==> flow/design.v <==
module a23_multiply (
input                       i_clk,
input                       i_rst,           
input                       i_fetch_stall,
input       [31:0]          i_a_in,          
input       [31:0]          i_b_in,          
input       [1:0]           i_function,
input                       i_execute,
output      [31:0]          o_out,
output      [1:0]           o_flags,         
output reg                  o_done           
);
wire        enable;
wire        accumulate;
wire [33:0] multiplier;
wire [33:0] multiplier_bar;
wire [33:0] sum;
wire [33:0] sum34_b;
reg  [5:0]  count;
reg  [5:0]  count_nxt;
reg  [67:0] product;
reg  [67:0] product_nxt;
reg  [1:0]  flags_nxt;
wire [32:0] sum_acc1;            
assign enable         = i_function[0];
assign accumulate     = i_function[1];
assign multiplier     =  { 2'd0, i_a_in} ;
assign multiplier_bar = ~{ 2'd0, i_a_in} + 34'd1 ;
assign sum34_b        =  product[1:0] == 2'b01 ? multiplier     :
                         product[1:0] == 2'b10 ? multiplier_bar :
                                                 34'd0          ;
    assign sum =  product[67:34] + sum34_b;
    assign sum_acc1 = {1'd0, product[32:1]} + {1'd0, i_a_in};
always @*
    begin
    count_nxt           = count;
    product_nxt         = product;
    flags_nxt   = { product[32], product[32:1] == 32'd0 }; 
    if ( count == 6'd0 )
        product_nxt = {33'd0, 1'd0, i_b_in, 1'd0 } ;
    else if ( count <= 6'd33 )
        product_nxt = { sum[33], sum, product[33:1]} ;
    else if ( count == 6'd34 && accumulate )
        begin
        product_nxt         = { product[64:33], sum_acc1[31:0], 1'd0};  
        end
    if (count == 6'd0)   
        count_nxt   = enable ? 6'd1 : 6'd0;
    else if ((count == 6'd34 && !accumulate) ||   
             (count == 6'd35 &&  accumulate)  )   
        count_nxt   = 6'd0;
    else
        count_nxt   = count + 1'd1;
    end
always @ ( posedge i_clk )
    if ( i_rst )
        begin
        count           <= 6'd0;
        o_done          <= 1'd0;
        end
    else if ( !i_fetch_stall )
        begin
        count           <= i_execute ? count_nxt          : count;           
        product         <= i_execute ? product_nxt        : product;        
        o_done          <= i_execute ? count == 6'd31     : o_done;          
        end
assign o_out   = product[32:1]; 
assign o_flags = flags_nxt;
endmodule
module amber_mul (
input                       i_clk,
input                       i_rst,           
input                       i_start,
input                       i_accumulate,    
input       [31:0]          i_a,             
input       [31:0]          i_b,             
input       [31:0]          i_c,             
output                      o_ready,
output                      o_done,
output      [31:0]          o_result,
output      [1:0]           o_flags          
);
reg         busy;
reg         acc_q;
reg  [31:0] a_q;
reg  [31:0] c_q;
reg         done_d1;
reg         done_d2;
reg         done_d3;
wire        mult_done;
wire        take;
wire [31:0] mult_a;
wire [1:0]  mult_function;
assign take          = i_start && !busy;
assign o_ready       = !busy;
assign mult_a        = done_d2 ? c_q : a_q;
assign mult_function = busy ? { acc_q, 1'd0 } : { i_accumulate, take };
always @ ( posedge i_clk )
    if ( take )
        begin
        acc_q <= i_accumulate;
        a_q   <= i_a;
        c_q   <= i_c;
        end
always @ ( posedge i_clk )
    if ( i_rst )
        begin
        busy    <= 1'd0;
        done_d1 <= 1'd0;
        done_d2 <= 1'd0;
        done_d3 <= 1'd0;
        end
    else
        begin
        busy    <= take ? 1'd1 : ( o_done ? 1'd0 : busy );
        done_d1 <= mult_done;
        done_d2 <= done_d1;
        done_d3 <= done_d2 && acc_q;
        end
assign o_done = busy && ( acc_q ? done_d3 : done_d2 );
a23_multiply u_multiply (
    .i_clk          ( i_clk          ),
    .i_rst          ( i_rst          ),
    .i_fetch_stall  ( 1'd0           ),
    .i_a_in         ( mult_a         ),
    .i_b_in         ( i_b            ),
    .i_function     ( mult_function  ),
    .i_execute      ( 1'd1           ),
    .o_out          ( o_result       ),
    .o_flags        ( o_flags        ),
    .o_done         ( mult_done      )
);
endmodule
clock: 3.78 ns
lec_check: 0
abc_area: 1
cap_margin: 20
core_margin: 2
core_utilization: 72
cts_cluster_diameter: 376
cts_cluster_size: 96
place_density: 0.38
slew_margin: 20
run.sh (not shown) runs the stock make flow with config.mk's settings and CLKGATE_MAP_FILE=.
The starting point completed and failed the layout checks on negative setup slack.
Rerun with:
- ABC_AREA: 1 -> default
- CORE_UTILIZATION: 72 -> 50
- CTS_CLUSTER_DIAMETER: 376 -> default
- CTS_CLUSTER_SIZE: 96 -> default
- PLACE_DENSITY: 0.38 -> default
- clock period: 3.78 -> 2.72 ns (I/O delays scaled with it)
=> The changed run produced a layout that fails on negative setup slack. Final area rose by about 14%. Combinational power went up by about 50%. Utilization goes down by 13 points. Sequential power rose by 36%. Power climbs by about 40%. Register-to-register slack degrades by 1400 ps. Maximum frequency went down by about 7%. Sequential cell count stays the same. Via count fell by 22%. Global-route usage fell by 16 points.

========
oak:
// amber_mul: RTL as listed in full above, without the edits since
Settings: LEC_CHECK=0, CAP_MARGIN=20, CORE_MARGIN=2, CORE_UTILIZATION=63, PLACE_DENSITY=0.6, SLEW_MARGIN=20; clock period 4.85 ns.
What pine does differently from oak at the input level:
Settings: PLACE_DENSITY: 0.6 -> 0.64; CORE_UTILIZATION: 63 -> 69; CTS_CLUSTER_SIZE: unset -> 40; the clock period (ns, I/O delays scaled along): 4.85 -> 4.07.
Findings:
- pine vs. oak: number of cells after detailed placement rose about 6%, final estimated routing congestion in global placement saw an increase.
- Relative to oak, number of gates resized after CTS has gone up in pine.
- pine failed in 5_1_grt with ODB-0269.
- Status: post-synthesis average cell area parity (oak, pine)
- Taking oak as 1.0, pine lands at 0.916 on die size.

========
Setup of cedar:
Starts from the design.v that is shown in full above.
clock: 2.88 ns
lec_check: 0
cap_margin: 20
cell_pad_in_sites_detail_placement: 2
cell_pad_in_sites_global_placement: 1
core_margin: 3
core_utilization: 40
gpl_timing_driven: 0
max_routing_layer: met4
place_density_lb_addon: 0.03
setup_slack_margin: 0.35
slew_margin: 40
tns_end_percent: 95
cedar: it failed with a tool error in global routing, so there are no final results.
The inputs of fjord differ from those of cedar as listed below.
- CELL_PAD_IN_SITES_DETAIL_PLACEMENT no longer set, was 2
- CORE_MARGIN now 2, was 3
- SETUP_SLACK_MARGIN no longer set, was 0.35
- PLACE_DENSITY_LB_ADDON no longer set, was 0.03
- GPL_TIMING_DRIVEN no longer set, was 0
- CELL_PAD_IN_SITES_GLOBAL_PLACEMENT no longer set, was 1
- GPL_ROUTABILITY_DRIVEN now 0, previously not set
- SLEW_MARGIN now 20, was 40
- CAP_MARGIN now 5, was 20
- TNS_END_PERCENT no longer set, was 95
- the clock period (ns, I/O delays scaled along) now 5.0, was 2.88
[summary]
fjord finished every step from synthesis to the final layout, and the layout passed the timing, design-rule and antenna checks. Post-CTS setup-driven buffer insertion count, fjord and cedar: smaller value in fjord. Reported for fjord and cedar, clock sink total turned out identical to the last digit. Cell area after placement in fjord vs cedar: down about 5.7%. Re count of placed standard cells including taps: fjord is 50 down on cedar. The die used by fjord is smaller than the one used by cedar. The post-cts resize count of fjord falls short of that of cedar by 160. | worst slack after detailed placement | fjord vs cedar | better |.
Changes in harbor relative to fjord:
- CORE_ASPECT_RATIO newly set to 1.09
- CTS_CLUSTER_SIZE newly set to 23
- CELL_PAD_IN_SITES_GLOBAL_PLACEMENT newly set to 0
- CTS_CLUSTER_DIAMETER newly set to 59
- CORE_UTILIZATION changed from 40 to 53
- CAP_MARGIN changed from 5 to 0
## What came out
harbor went all the way through the flow, and no timing, DRC or antenna check failed.
Looking only at area after detailed placement, and setting everything else aside, the higher value of harbor and fjord goes to fjord.
On final non-filler cell area, harbor and fjord are basically level.
Against fjord, harbor comes in 1.7 points higher on post-route clock period utilization.
The run showing the greater fmax is fjord.
harbor vs fjord — leakage power summed over all cells rose 0.39%.
The run with more setup slack is fjord; harbor has less.
Re horizontal extent of the die: harbor is about 16% down on fjord.
Higher number of global-route vias before repair among harbor and fjord: harbor
[harbor] number of buffers and inverters on the critical path rose 3 relative to fjord

========
## build 93
// amber_mul: RTL as listed in full above, without the edits since
export LEC_CHECK = 0
export CAP_MARGIN = 20
export CORE_MARGIN = 2
export CORE_UTILIZATION = 57
export CTS_CLUSTER_SIZE = 34
export PLACE_DENSITY = 0.6
export SLEW_MARGIN = 20
create_clock -name core_clock -period 2.71 [get_ports {i_clk}]
Build 93 had finished all stages when the layout checks came back failing, citing negative setup slack.
What build 42 does differently from build 93 at the input level:
- swapping 0.6 for 0.81 in PLACE_DENSITY
- clearing CTS_CLUSTER_SIZE, which used to be 34
- swapping 57 for 71 in CORE_UTILIZATION
- swapping 2.71 for 4.59 in the clock period (ns, I/O delays scaled along)
### Flow results
- In build 42 relative to build 93, first-pass GRT wire length had gone down by a little under 10%.
- Compared build 42 vs build 93, and detailed placement HPWL is down in build 42.
- Not one of build 42 and build 93 finished clean.
- Build 42: flow complete, layout not clean; failing: negative setup slack
- Build 42 vs. build 93: sequential share of layout area went up by 7.0 points.
- When build 42 is measured against build 93, its cell area turns out 21% lower.
- Build 42 against build 93: tally of filler cells in the layout has decreased; non-clock buffer count has decreased.
- Of build 42 and build 93, build 93 shows the higher routed length per placed instance, with build 42 below it.
- [diff] minimum clock period, build 42 relative to build 93: improvement
- In build 42, the die outline width came out 10% below the value in build 93.
- Buffer-and-inverter tally for the worst setup path: build 42 vs build 93 down 1
- Proportion of total power due to net switching (lower): build 42
The following lists how build 69 was set up differently from build 42:
- swapping 71 for 60 in CORE_UTILIZATION
- clearing PLACE_DENSITY, which used to be 0.81
- swapping 4.59 for 2.71 in the clock period (ns, I/O delays scaled along)
[summary]
- In build 69 the implementation completed, yet the final layout does not meet the checks, the culprit being negative setup slack.
- From build 42 to build 69 the numbers moved as follows: cell count shows an increase of 315, relative area change from synthesis to final layout climbed 27 points.
- Going from build 42 to build 69, clock transition at the register clock pins on the worst setup and hold paths after CTS level; final routed wirelength across all metal layers moved up; highest net fanout along the worst path moved down; finished layout cell area moved up.
- Per the comparison of build 69 with build 42, fraction of standard cell area that is sequential fell by 5.9 points; pin count of the biggest net entering global routing fell by 7.5%; power rose by 0.0046 W; setup slack of the critical path after layout fell by 2100 ps; cell internal power dissipation rose by 86%.
- The uppermost signal routing layer after detailed routing comes out met5 in one run and met4 in the other, namely in build 69 and build 42 respectively.

========
RTL: the design.v shown in full above, as it stands there.
clock: 4.63 ns
lec_check: 0
cap_margin: 20
core_margin: 2
core_utilization: 72
cts_cluster_diameter: 199
cts_cluster_size: 35
place_density: 0.81
slew_margin: 20
The first run reached the layout checks and failed them: negative setup slack.
Next try:
CORE_UTILIZATION = 58   (was 72)
CTS_CLUSTER_DIAMETER = unset   (was 199)
CTS_CLUSTER_SIZE = unset   (was 35)
SETUP_SLACK_MARGIN = 0.8   (was unset)
clock period = 2.71 ns   (was 4.63 ns; I/O delays follow)
What happened:
- The new run ended with an error in global routing (5_1_grt)
- synthesized cell count does not change
- die area goes up by a quarter to a third
- synthesized area stays the same

========
RTL: the design.v shown in full above, as it stands there.
clock: 2.88 ns
lec_check: 0
cap_margin: 20
cell_pad_in_sites_detail_placement: 2
cell_pad_in_sites_global_placement: 1
core_margin: 3
core_utilization: 40
gpl_timing_driven: 0
max_routing_layer: met4
place_density_lb_addon: 0.03
setup_slack_margin: 0.04
slew_margin: 40
tns_end_percent: 10
The first run completed and failed the layout checks on negative setup slack.
Next try:
ABC_AREA = 1   (was unset)
CELL_PAD_IN_SITES_DETAIL_PLACEMENT = unset   (was 2)
CELL_PAD_IN_SITES_GLOBAL_PLACEMENT = unset   (was 1)
CORE_MARGIN = 2   (was 3)
CORE_UTILIZATION = 72   (was 40)
GPL_TIMING_DRIVEN = unset   (was 0)
PLACE_DENSITY_LB_ADDON = 0.02   (was 0.03)
SETUP_SLACK_MARGIN = 0.85   (was 0.04)
SLEW_MARGIN = 20   (was 40)
TNS_END_PERCENT = unset   (was 10)
Result: Now the flow never finished: it broke off in clock tree synthesis (4_1_cts). Synthesized area goes up by 8.5%. Die size drops by 40%. Synthesized cell count went up by 47%.
Next try:
ABC_AREA = unset   (was 1)
CORE_UTILIZATION = 40   (was 72)
MAX_ROUTING_LAYER = unset   (was met4)
PLACE_DENSITY = 0.6   (was unset)
PLACE_DENSITY_LB_ADDON = unset   (was 0.02)
SETUP_SLACK_MARGIN = unset   (was 0.85)
clock period = 4.85 ns   (was 2.88 ns; I/O delays follow)
Now the flow completed without violations.
Synthesized area came out lower by 7.8%.
Synthesized cell count is lower by 32%.
Die area went up by 64%.
Next try:
GPL_TIMING_DRIVEN = 0   (was unset)
PLACE_DENSITY = unset   (was 0.6)
PLACE_DENSITY_LB_ADDON = 0.23   (was unset)
SETUP_SLACK_MARGIN = 0.35   (was unset)
clock period = 5.0 ns   (was 4.85 ns; I/O delays follow)
After rerunning: This time the run finished with negative setup slack left. Global-route usage increases by 1.5 points. Design area grows by a few percent. Register-to-register slack gets worse by 0.29 ns. Power rises by a few percent. Utilization goes up by 3.3 points. Routed wire length goes up by a little under a tenth. Final cell count rises by a few percent. Clock power stays flat. Non-clock buffer count is higher by 64.

========
== job 9640 ==
// amber_mul: RTL as listed in full above, without the edits since
clock: 4.3 ns
lec_check: 0
cap_margin: 20
core_margin: 2
core_utilization: 68
cts_cluster_size: 35
slew_margin: 20
The flow completed for job 9640, but it is not clean: the layout still shows setup timing.
Input-level comparison between job 6217 and job 9640:
- CTS_CLUSTER_SIZE now 96, was 35
- CTS_CLUSTER_DIAMETER now 376, previously not set
- PLACE_DENSITY now 0.6, previously not set
- ABC_AREA now 1, previously not set
- the clock period (ns, I/O delays scaled along) now 3.78, was 4.3
==> comparison <==
Job 6217: adder and majority gate portion of the synthesized area is 0.69 points lower than what job 9640 reported. Job 6217 vs job 9640: total power up by more than 10%. In job 6217, vertical die dimension is higher than in job 9640. Synthesized-area fraction occupied by ao, oa, aoi and oai cells in job 6217 is 6.8 points below job 9640. Compared with job 9640, routed wire length in job 6217 increased by a few percent. Between job 6217 and job 9640, it is job 6217 whose summed standard-cell area reported by yosys is higher, by 8.5%. As far as cell area is concerned, job 9640 and job 6217 perform about the same. Nothing crashed in job 6217 and all stages finished; the problem is that the final layout failed, the offending checks being setup timing. The lower utilization came out of job 6217. Between job 9640 and job 6217, clock power is lower for job 9640, job 6217 comes in above that.
Changes in job 937 relative to job 6217:
- swapping 68 for 60 in CORE_UTILIZATION
- clearing ABC_AREA, which used to be 1
- clearing PLACE_DENSITY, which used to be 0.6
- clearing CTS_CLUSTER_DIAMETER, which used to be 376
- clearing CTS_CLUSTER_SIZE, which used to be 96
- swapping 3.78 for 2.72 in the clock period (ns, I/O delays scaled along)
Notes after the runs:
Compared with job 6217, job 937 shows a chip area estimate from yosys synthesis that is 860 um^2 lower. Compared with job 6217, job 937 shows a higher vertical die dimension. Looking at portion of netlist area occupied by mux cells, job 937 sits 4.1 points above job 6217. Per the comparison of job 937 with job 6217, area of the die now larger, pre-placement core utilization now smaller. The flow ran to completion for all of job 6217 and job 937 but job 937, which stopped partway. Job 6217 -> stages 100% | layout checks FAIL | setup timing.
Modified inputs, job 6601 compared to job 937
- CORE_UTILIZATION changed from 60 to 69
- CAP_MARGIN changed from 20 to 40
- PLACE_DENSITY newly set to 0.6
- the clock period (ns, I/O delays scaled along) changed from 2.72 to 4.44
## What came out
Job 6601: complete, dirty (setup timing). From job 937 to job 6601, synthesized cell count did not move at all. Worst-case setup slack after placement in job 6601 is 1.69 ns above job 937. Lower starting density of the core among job 6601 and job 937: job 937. Compared to job 937, job 6601 was floorplanned on a smaller die. The final reports for job 6601 and job 937 show number of buffers added for setup after CTS lower in the former. There was hardly any difference in cell count listed in synth_stat.txt between job 6601 and job 937. Post-detailed-placement half-perimeter wirelength went down by a little under 10% going from job 937 to job 6601.

========
== run A ==
Starts from the design.v that is shown in full above.
clock: 1.34 ns
lec_check: 0
abc_area: 0
cap_margin: 20
core_margin: 2
core_utilization: 72
cts_cluster_diameter: 397
cts_cluster_size: 99
place_density: 0.6
setup_slack_margin: 0.14
slew_margin: 20
Run A did not make it past detailed placement, where a tool error ended it.
Inputs modified between run A and run B:
- SETUP_SLACK_MARGIN removed (was 0.14)
- CORE_UTILIZATION changed from 72 to 66
- ABC_AREA removed (was 0)
- CTS_CLUSTER_SIZE removed (was 99)
- CTS_CLUSTER_DIAMETER removed (was 397)
- the clock period (ns, I/O delays scaled along) changed from 1.34 to 4.07
Results
- Run A and run B ended up with roughly the same chip area line of the yosys report.
- Run B ran in full, but the layout does not pass; the checks complain about negative setup slack.
- Run B and run A ended up with nearly the same average size of a mapped cell.
- Relative to run A, standard cell core area increased by 9.1% in run B.
- Re number of nets in the synthesized netlist: no difference whatsoever between run A and run B.
- Reported for run B and run A, area after synthesis turned out identical to the last digit.
- Run B vs run A, effective utilization at floorplan went down by 6.1 points.
- Run B has floorplan die area above what run A had.
- Taking run A as the reference, in run B routability congestion estimate from global placement decreased by about 6.6% relative to the old numbers; vertical die dimension increased by 4.3% relative to the old numbers.
--- input diff run B..run C ---
- swapping 20 for 35 in CAP_MARGIN
- putting SETUP_SLACK_MARGIN at -0.25 where nothing was set
No crash in run C: every stage finished, but the layout fails its final checks due to negative setup slack.
In run B the implementation completed, yet the final layout does not meet the checks, the culprit being negative setup slack.
Top fanout value on the critical path was lower in the run labelled run C.
Summary of run C over run B: number of fillers in the final layout went down by 13%, logic gate share of total power shows an increase of 0.4 points, per-cell routed wire length rose 0.65 µm.
Delta(cell internal power dissipation, run C - run B) < 0
Diff run B -> run C: critical path depth increased by 1 relative to the old numbers; non-filler instance count after layout rose by about 2.4%.
Power is estimated from default activity; no workload was simulated.
